==> flow/design.v (excerpt) <==
module top(input clk, rst, ball_speed, serve_type, angle, bat_size, restart, start, en_color, auto, hard_mode, input[3:0] mode, max_score, input[8:0] adc, output sel, size, output sound, output [9:0] RED, GRN, BLU, output HSYNC, VSYNC, px_clk, blank);
Size in the first run: ~7400 cells after synthesis, ~210 flip-flops, about 65 I/O pins, about 47000 um^2 of cells after synthesis.
make LEC_CHECK=0 ABC_AREA=1 CAP_MARGIN=20 CORE_ASPECT_RATIO=0.56 CORE_MARGIN=2 CORE_UTILIZATION=56 HOLD_SLACK_MARGIN=0.16 PLACE_DENSITY=0.6 SLEW_MARGIN=5 TNS_END_PERCENT=25 finish   # period 7.07 ns
run.sh (not shown) runs the stock make flow with config.mk's settings and CLKGATE_MAP_FILE=.
Then changed:
Settings changed: CORE_ASPECT_RATIO 0.56 to unset, CORE_UTILIZATION 56 to 72, CTS_CLUSTER_SIZE set to 100, HOLD_SLACK_MARGIN 0.16 to unset, SLEW_MARGIN 5 to 20, TNS_END_PERCENT 25 to 10.
Clock period 7.07 ns to 4.95 ns, I/O delays scaled along.
This time the run died in global routing; synthesized area stays the same; synthesized cell count is unchanged; die size falls by about a fifth.
Then changed:
Settings changed: CORE_UTILIZATION 72 to 13, CTS_CLUSTER_SIZE 100 to unset, TNS_END_PERCENT 10 to unset.
Clock period 4.95 ns to 14.0 ns, I/O delays scaled along.
Now the flow finished clean.
Die size goes up to 5.4 times its value.
Synthesized cell count does not change.
Area after synthesis does not change.

Starting RTL as in the previous note.
==> flow/config.mk <==
export PLATFORM = sky130hd
export DESIGN_NAME = top
export DESIGN_NICKNAME = top
export VERILOG_FILES = /design/flow/design.v
export SDC_FILE = /design/flow/constraint.sdc
export NUM_CORES = 4
export LEC_CHECK = 0
export ABC_AREA = 0
export CAP_MARGIN = 20
export CELL_PAD_IN_SITES_GLOBAL_PLACEMENT = 2
export CORE_ASPECT_RATIO = 0.9
export CORE_MARGIN = 2
export CORE_UTILIZATION = 56
export CTS_CLUSTER_SIZE = 27
export GPL_TIMING_DRIVEN = 1
export HOLD_SLACK_MARGIN = -0.01
export MAX_ROUTING_LAYER = met5
export MIN_ROUTING_LAYER = met2
export PLACE_DENSITY_LB_ADDON = 0.02
export SETUP_SLACK_MARGIN = 2.0
export SLEW_MARGIN = 35
export TNS_END_PERCENT = 50
==> flow/constraint.sdc <==
create_clock -name core_clock -period 7.07 [get_ports {clk}]
set_input_delay 1.4140 -clock core_clock [delete_from_list [all_inputs] [get_ports {clk}]]
set_output_delay 1.4140 -clock core_clock [all_outputs]
set_load 0.01 [all_outputs]
The baseline ended with an error in global placement without I/O with FLW-0024.
Then changed:
Settings changed: CELL_PAD_IN_SITES_GLOBAL_PLACEMENT 2 to not set, CORE_ASPECT_RATIO 0.9 to not set, CORE_UTILIZATION 56 to 72, CTS_CLUSTER_SIZE 27 to not set, GPL_TIMING_DRIVEN 1 to not set, HOLD_SLACK_MARGIN -0.01 to not set, MAX_ROUTING_LAYER met5 to not set, MIN_ROUTING_LAYER met2 to not set, PLACE_DENSITY set to 0.39, PLACE_DENSITY_LB_ADDON 0.02 to not set, SETUP_SLACK_MARGIN 2.0 to 0.74, SLEW_MARGIN 35 to 20, TNS_END_PERCENT 50 to not set.
Clock period 7.07 ns to 4.94 ns, I/O delays scaled along.
The new run stopped in global routing.
Area after synthesis does not change.
Die size fell by 22%.
Synthesized cell count stays the same.
Then changed:
Settings changed: ABC_AREA 0 to not set, CORE_UTILIZATION 72 to 65, PLACE_DENSITY 0.39 to not set, SETUP_SLACK_MARGIN 0.74 to 1.3.
Clock period 4.94 ns to 5.18 ns, I/O delays scaled along.
With this change the flow finished with negative setup slack left; synthesized cell count stays the same; area after synthesis stays the same; die area climbs by 11%.
Then changed:
Settings changed: CORE_UTILIZATION 65 to 66, CTS_CLUSTER_SIZE set to 82.
Clock period 5.18 ns to 4.78 ns, I/O delays scaled along.
=> With this change the flow did not get past global routing; synthesized area stays the same; die area is lower by 1.5%; synthesized cell count is unchanged.
Then changed:
Settings changed: ABC_AREA set to 1, CORE_UTILIZATION 66 to 40, CTS_CLUSTER_SIZE 82 to not set, PLACE_DENSITY set to 0.6, SETUP_SLACK_MARGIN 1.3 to not set.
Clock period 4.78 ns to 7.34 ns, I/O delays scaled along.
=> This time the run finished with timing, DRC and antenna clean. Synthesized cell count went up by 7.7%. Synthesized area went down by 8.0%. Die size went up by 51%.
Then changed:
Clock period 7.34 ns to 8.61 ns, I/O delays scaled along.
=> Flip-flop count is unchanged; cell count came out lower by 1.2%; design area decreases by 2.8%; worst setup slack gets better by 0.14 ns; worst hold slack is worse by 0.0065 ns; synthesized cell count does not change; power shrinks by 18%; non-clock buffer count fell by 110; clock skew grows by 0.0051 ns; area after synthesis stays the same.

Starting RTL as in the previous note.
Settings: LEC_CHECK=0, ABC_AREA=1, CAP_MARGIN=20, CORE_MARGIN=2, CORE_UTILIZATION=72, PLACE_DENSITY=0.6, SLEW_MARGIN=20; clock period 14.0 ns.
The first run passed the timing, design-rule and antenna checks.
Then changed:
ABC_AREA = default   (was 1)
CORE_UTILIZATION = 68   (was 72)
CTS_CLUSTER_SIZE = 34   (was default)
PLACE_DENSITY = default   (was 0.6)
clock period = 5.18 ns   (was 14.0 ns; I/O delays follow)
=> Now the flow reached the layout checks and failed them: setup timing; setup slack loses 6.1 ns; cell count increases by 4.0%; clock-buffer cell count increases by 3; non-clock buffer count increases by 957; final area increases by 25%; critical path depth decreases by 43; synthesized cell count decreases by 7.1%; total power increases to 2.8 times its value; area after synthesis increases by 8.7%; routed wire length increases by 25%; die size increases by 15%.
Then changed:
CORE_UTILIZATION = 64   (was 68)
CTS_CLUSTER_SIZE = default   (was 34)
SETUP_SLACK_MARGIN = 2.07   (was default)
clock period = 7.5 ns   (was 5.18 ns; I/O delays follow)
What happened: This time the run completed without violations. Final area shrinks by 5.4%. Die area grows by 6.2%. Total power shrinks by 32%.
Then changed:
CORE_UTILIZATION = 72   (was 64)
SETUP_SLACK_MARGIN = -0.36   (was 2.07)
clock period = 4.8 ns   (was 7.5 ns; I/O delays follow)
The changed run stopped in 5_1_grt. Synthesized cell count is unchanged. Die size came out lower by roughly a tenth. Area after synthesis is unchanged.

top again, from the RTL that the note above started with.
make LEC_CHECK=0 ABC_AREA=0 CAP_MARGIN=20 CORE_ASPECT_RATIO=0.9 CORE_MARGIN=2 CORE_UTILIZATION=56 CTS_CLUSTER_SIZE=27 GPL_TIMING_DRIVEN=1 HOLD_SLACK_MARGIN=-0.01 MAX_ROUTING_LAYER=met5 PLACE_DENSITY_LB_ADDON=0.02 SETUP_SLACK_MARGIN=2.0 SLEW_MARGIN=35 TNS_END_PERCENT=25 finish   # period 7.07 ns
Change:
- ABC_AREA: 0 -> not set
- CORE_ASPECT_RATIO: 0.9 -> not set
- CORE_UTILIZATION: 56 -> 63
- CTS_CLUSTER_SIZE: 27 -> not set
- GPL_TIMING_DRIVEN: 1 -> not set
- HOLD_SLACK_MARGIN: -0.01 -> not set
- MAX_ROUTING_LAYER: met5 -> met4
- PLACE_DENSITY_LB_ADDON: 0.02 -> not set
- SETUP_SLACK_MARGIN: 2.0 -> not set
- SLEW_MARGIN: 35 -> 20
- TNS_END_PERCENT: 25 -> not set
- clock period: 7.07 -> 13.3 ns (I/O delays scaled with it)
Effect:
- wire length is lower by 8.1%
- setup slack improves by 3.6 ns
- total power is lower by 51%
- hold slack improves by 0.0033 ns
- die area is lower by 11%
- count of clock-buffer cells in the layout is lower by 4
- core utilization is higher by 0.64 points
- global-route usage is higher by 2.4 points
- critical path depth is unchanged
- non-clock buffer count is lower by 351
- synthesized area does not change
Change:
- CELL_PAD_IN_SITES_DETAIL_PLACEMENT: not set -> 2
- MAX_ROUTING_LAYER: met4 -> met5
- SLEW_MARGIN: 20 -> 30
After rerunning: With this change the flow died in detailed placement (3_5_place_dp); area after synthesis does not change; synthesized cell count does not change; die size is unchanged.
Change:
- ABC_AREA: not set -> 1
- CELL_PAD_IN_SITES_DETAIL_PLACEMENT: 2 -> not set
- CORE_UTILIZATION: 63 -> 40
- MAX_ROUTING_LAYER: met5 -> not set
- PLACE_DENSITY: not set -> 0.6
- SLEW_MARGIN: 30 -> 20
- clock period: 13.3 -> 10.0 ns (I/O delays scaled with it)
Now the flow finished with timing, DRC and antenna clean.
Synthesized area fell by about 8%.
Die size came out higher by about 44%.
Synthesized cell count goes up by 7.7%.
Change:
- CORE_UTILIZATION: 40 -> 56
- SLEW_MARGIN: 20 -> 5
- clock period: 10.0 -> 7.07 ns (I/O delays scaled with it)
Worst setup slack got worse by 1.2 ns.
Clock power went up by 25%.
Clock-buffer cell count came out lower by 6.
Global-route usage grows by 9.9 points.
Area after synthesis does not change.
Routed wire length fell by 2.0%.
Sequential share of layout area went down by 0.26 points.

Starting RTL as in the previous note.
clock: 2.5 ns
lec_check: 0
abc_area: 1
cap_margin: 25
core_margin: 2
core_utilization: 72
cts_cluster_diameter: 371
cts_cluster_size: 47
place_density: 0.35
setup_slack_margin: 0.74
slew_margin: 5
tns_end_percent: 5
The starting point did not get past 3_5_place_dp.
Edit:
--- a/flow/config.mk
+++ b/flow/config.mk
@@ -9 +9 @@
-export CAP_MARGIN = 25
+export CAP_MARGIN = 20
@@ -12,6 +12,3 @@
-export CTS_CLUSTER_DIAMETER = 371
-export CTS_CLUSTER_SIZE = 47
-export PLACE_DENSITY = 0.35
-export SETUP_SLACK_MARGIN = 0.74
-export SLEW_MARGIN = 5
-export TNS_END_PERCENT = 5
+export PLACE_DENSITY = 0.39
+export SETUP_SLACK_MARGIN = 1.86
+export SLEW_MARGIN = 20
==> flow/constraint.sdc (replaced) <==
create_clock -name core_clock -period 8.68 [get_ports {clk}]
set_input_delay 1.7360 -clock core_clock [delete_from_list [all_inputs] [get_ports {clk}]]
set_output_delay 1.7360 -clock core_clock [all_outputs]
set_load 0.01 [all_outputs]
Outcome:
- This time the run finished clean
- die area stays the same
- area after synthesis is unchanged
- synthesized cell count is unchanged
Edit:
--- a/flow/config.mk
+++ b/flow/config.mk
@@ -11,3 +11,2 @@
-export CORE_UTILIZATION = 72
-export PLACE_DENSITY = 0.39
-export SETUP_SLACK_MARGIN = 1.86
+export CORE_UTILIZATION = 24
+export PLACE_DENSITY = 0.6
==> flow/constraint.sdc (replaced) <==
create_clock -name core_clock -period 8.61 [get_ports {clk}]
set_input_delay 1.7220 -clock core_clock [delete_from_list [all_inputs] [get_ports {clk}]]
set_output_delay 1.7220 -clock core_clock [all_outputs]
set_load 0.01 [all_outputs]
The changed run produced a clean layout. Core utilization drops by 54 points. Via count drops by a little under a tenth. Die size climbs to 3.0 times its value. Wire length drops slightly. Combinational power drops by a little under a tenth. Cell count climbs by about a fifth.
Power is estimated from default activity; no workload was simulated.
